// cpu
module cpu(clock, reset, instruction, read_data, memory_control, PC, ALU_result, write_data);
Size in the first run: roughly 1100 flip-flops, about 170 I/O pins.
==> flow/config.mk <==
export PLATFORM = sky130hd
export DESIGN_NAME = cpu
export DESIGN_NICKNAME = cpu
export VERILOG_FILES = /design/flow/design.v
export SDC_FILE = /design/flow/constraint.sdc
export NUM_CORES = 4
export LEC_CHECK = 0
export ABC_AREA = 1
export CAP_MARGIN = 0
export CELL_PAD_IN_SITES_DETAIL_PLACEMENT = 1
export CORE_MARGIN = 2
export CORE_UTILIZATION = 62
export CTS_CLUSTER_DIAMETER = 132
export GPL_ROUTABILITY_DRIVEN = 1
export MAX_ROUTING_LAYER = met4
export SETUP_SLACK_MARGIN = 3.07
export SLEW_MARGIN = 30
==> flow/constraint.sdc <==
create_clock -name core_clock -period 14.7 [get_ports {clock}]
set_input_delay 2.9400 -clock core_clock [delete_from_list [all_inputs] [get_ports {clock}]]
set_output_delay 2.9400 -clock core_clock [all_outputs]
set_load 0.01 [all_outputs]
run.sh (not shown) runs the stock make flow with config.mk's settings and CLKGATE_MAP_FILE=.
The baseline ended with an error in clock tree synthesis (4_1_cts).
Next try:
- ABC_AREA: 1 -> not set
- CAP_MARGIN: 0 -> 20
- CELL_PAD_IN_SITES_DETAIL_PLACEMENT: 1 -> not set
- CORE_UTILIZATION: 62 -> 57
- CTS_CLUSTER_DIAMETER: 132 -> not set
- GPL_ROUTABILITY_DRIVEN: 1 -> not set
- MAX_ROUTING_LAYER: met4 -> not set
- SETUP_SLACK_MARGIN: 3.07 -> 1.25
- SLEW_MARGIN: 30 -> 20
- clock period: 14.7 -> 6.38 ns (I/O delays scaled with it)
After rerunning: The changed run finished with setup timing left; area after synthesis falls by 2.7%; die area rises by 5.7%; synthesized cell count falls by 41%.
Next try:
- CORE_UTILIZATION: 57 -> 56
- SETUP_SLACK_MARGIN: 1.25 -> not set
- clock period: 6.38 -> 3.34 ns (I/O delays scaled with it)
What happened: The new run reached the layout checks and failed them: setup timing; sequential power came out higher by 88%; final cell count barely changes; core utilization came out lower by 2.0 points; setup slack gets worse by 2200 ps; combinational power came out higher by about 90%; non-clock buffer count came out lower by 8; routed wire length came out lower by about 6%.
Next try:
- CELL_PAD_IN_SITES_DETAIL_PLACEMENT: not set -> 0
- CORE_UTILIZATION: 56 -> 58
- CTS_CLUSTER_SIZE: not set -> 29
- GPL_TIMING_DRIVEN: not set -> 1
- MAX_ROUTING_LAYER: not set -> met4
- PLACE_DENSITY_LB_ADDON: not set -> 0.06
- TNS_END_PERCENT: not set -> 15
- clock period: 3.34 -> 6.09 ns (I/O delays scaled with it)
Outcome:
- The new run never finished: it broke off in global routing (5_1_grt) on ODB-0269
- die size shrinks by a few percent
- area after synthesis stays the same
- synthesized cell count is unchanged

== v51 ==
Starting RTL as in the previous note.
clock: 6.09 ns
lec_check: 0
cap_margin: 20
cell_pad_in_sites_detail_placement: 0
core_margin: 2
core_utilization: 58
cts_cluster_size: 59
gpl_timing_driven: 1
max_routing_layer: met4
place_density_lb_addon: 0.16
setup_slack_margin: -0.48
slew_margin: 20
tns_end_percent: 15
The layout from v51, despite a flow that completed every stage, fails the layout checks, with the failing checks listed as negative setup slack.
Changes in v39 relative to v51:
- a deleted CTS_CLUSTER_SIZE that had been 59
- a deleted MAX_ROUTING_LAYER that had been met4
- a change of CORE_UTILIZATION from 58 to 55
- a deleted CELL_PAD_IN_SITES_DETAIL_PLACEMENT that had been 0
- a deleted SETUP_SLACK_MARGIN that had been -0.48
- a deleted TNS_END_PERCENT that had been 15
- a deleted GPL_TIMING_DRIVEN that had been 1
- a deleted PLACE_DENSITY_LB_ADDON that had been 0.16
- a change of the clock period (ns, I/O delays scaled along) from 6.09 to 11.0
Results
v39 has completed all stages; timing, DRC and antenna checks passed.
Changes observed in v39 relative to v51: fraction of power consumed by the clock network picked up an extra 3.0 points, internal power consumption saw a decrease, power share of the combinational group decreased 7.1 points, overall power after layout went down.
Diff v51 -> v39 | combinational group power | decrease of 60%
When v39 is measured against v51, its via-per-instance ratio turns out about 9% lower.
Comparing v39 and v51, core utilization is higher on v51.
v39: power dissipated in sequential cells lower than v51
Run comparison: v51 cell kind with the greatest summed area multi-input combinational cells; v39 cell kind with the greatest summed area sequential cells
Comparing v39 and v51, sequential share of layout area is higher on v39.
[inputs] v47 vs v39
- CTS_CLUSTER_SIZE newly set to 81
- SETUP_SLACK_MARGIN newly set to 2.73
- CORE_UTILIZATION changed from 55 to 40
- GPL_TIMING_DRIVEN newly set to 0
Notes after the runs:
- Delta(final wirelength, v47 - v39) > 0
- Looking at number of buffers added by the clock tree synthesis step across v39 and v47, the one that comes out lower is v39.
- Of v39 and v47, the lower share of the core filled with cells in the final layout belongs to v47.
- Fraction of met1 tracks used by global routing came out lower on v47 than on v39.
- Taking v39 as the reference, in v47 clock power rose by about 4%, total inserted antenna cells now sits higher, non-clock buffer count has increased, count of input and output buffers -13.
- v47 ended up with a higher total setup buffers inserted after CTS than v39 did.
Relative to v47, the following input files were edited for v35:
- removing GPL_TIMING_DRIVEN (formerly 0)
- changing SETUP_SLACK_MARGIN from 2.73 to -0.42
- setting HOLD_SLACK_MARGIN to 0.3 for the first time
- changing CTS_CLUSTER_SIZE from 81 to 50
- changing CORE_UTILIZATION from 40 to 60
- changing the clock period (ns, I/O delays scaled along) from 11.0 to 6.34
--- outcome ---
- What ended v35 was a tool error in global routing; the run never finished.
- v35 vs. v47: total instance count after detailed placement went up by 77.
- Number of buffers added on ports: lower on v47
- Compared with v47, total die size in v35 decreased by more than a quarter.
- On v35: number of buffers added by the clock tree synthesis step is 3.7% lower than what v47 gave.
- The run showing the greater post-cts sizing count is v47.
- What v35 reported for die height has to be multiplied by 1.2 to get the figure for v47.
For v59, these inputs were changed with respect to v35:
- SETUP_SLACK_MARGIN no longer set, was -0.42
- HOLD_SLACK_MARGIN no longer set, was 0.3
- CORE_UTILIZATION now 57, was 60
==> results <==
The flow completed for v59, but it is not clean: the layout still shows negative setup slack. v59 against v35: final weighted congestion in routability-driven placement increased about 0.9%; largest buffer count on any clock path essentially unchanged. In v59, the number of rows in the core area came out 3 above the value in v35. v59 vs. v35: area share of xor/xnor cells in the synthesized design about even; area enclosed by the die boundary has increased. v35 -> v59: number of top-level pins delta 0, exact match.
Relative to v59, the following input files were edited for v53:
- CORE_UTILIZATION: 57 -> 60
- CTS_CLUSTER_SIZE: 50 -> 57
- SETUP_SLACK_MARGIN: unset -> -0.66
- the clock period (ns, I/O delays scaled along): 6.34 -> 6.61
==> results <==
global routing: v53 exited with error. v53 ended up with a higher starting density of the core than v59 did. Re port buffer count: no difference whatsoever between v59 and v53. The die width number comes out higher for v59 vs v53. [compare] base=v59 new=v53: TritonCTS buffer count went down, post-detailed-placement cell area went up, worst setup slack before clock tree synthesis went up. Number of core rows | v53 below v59. When v53 is measured against v59, its post-DP HPWL turns out 3.3% higher. In v53 the last weighted congestion value of the routability-driven placer turned out about 0.9% lower than in v59.
Power is estimated from default activity; no workload was simulated.
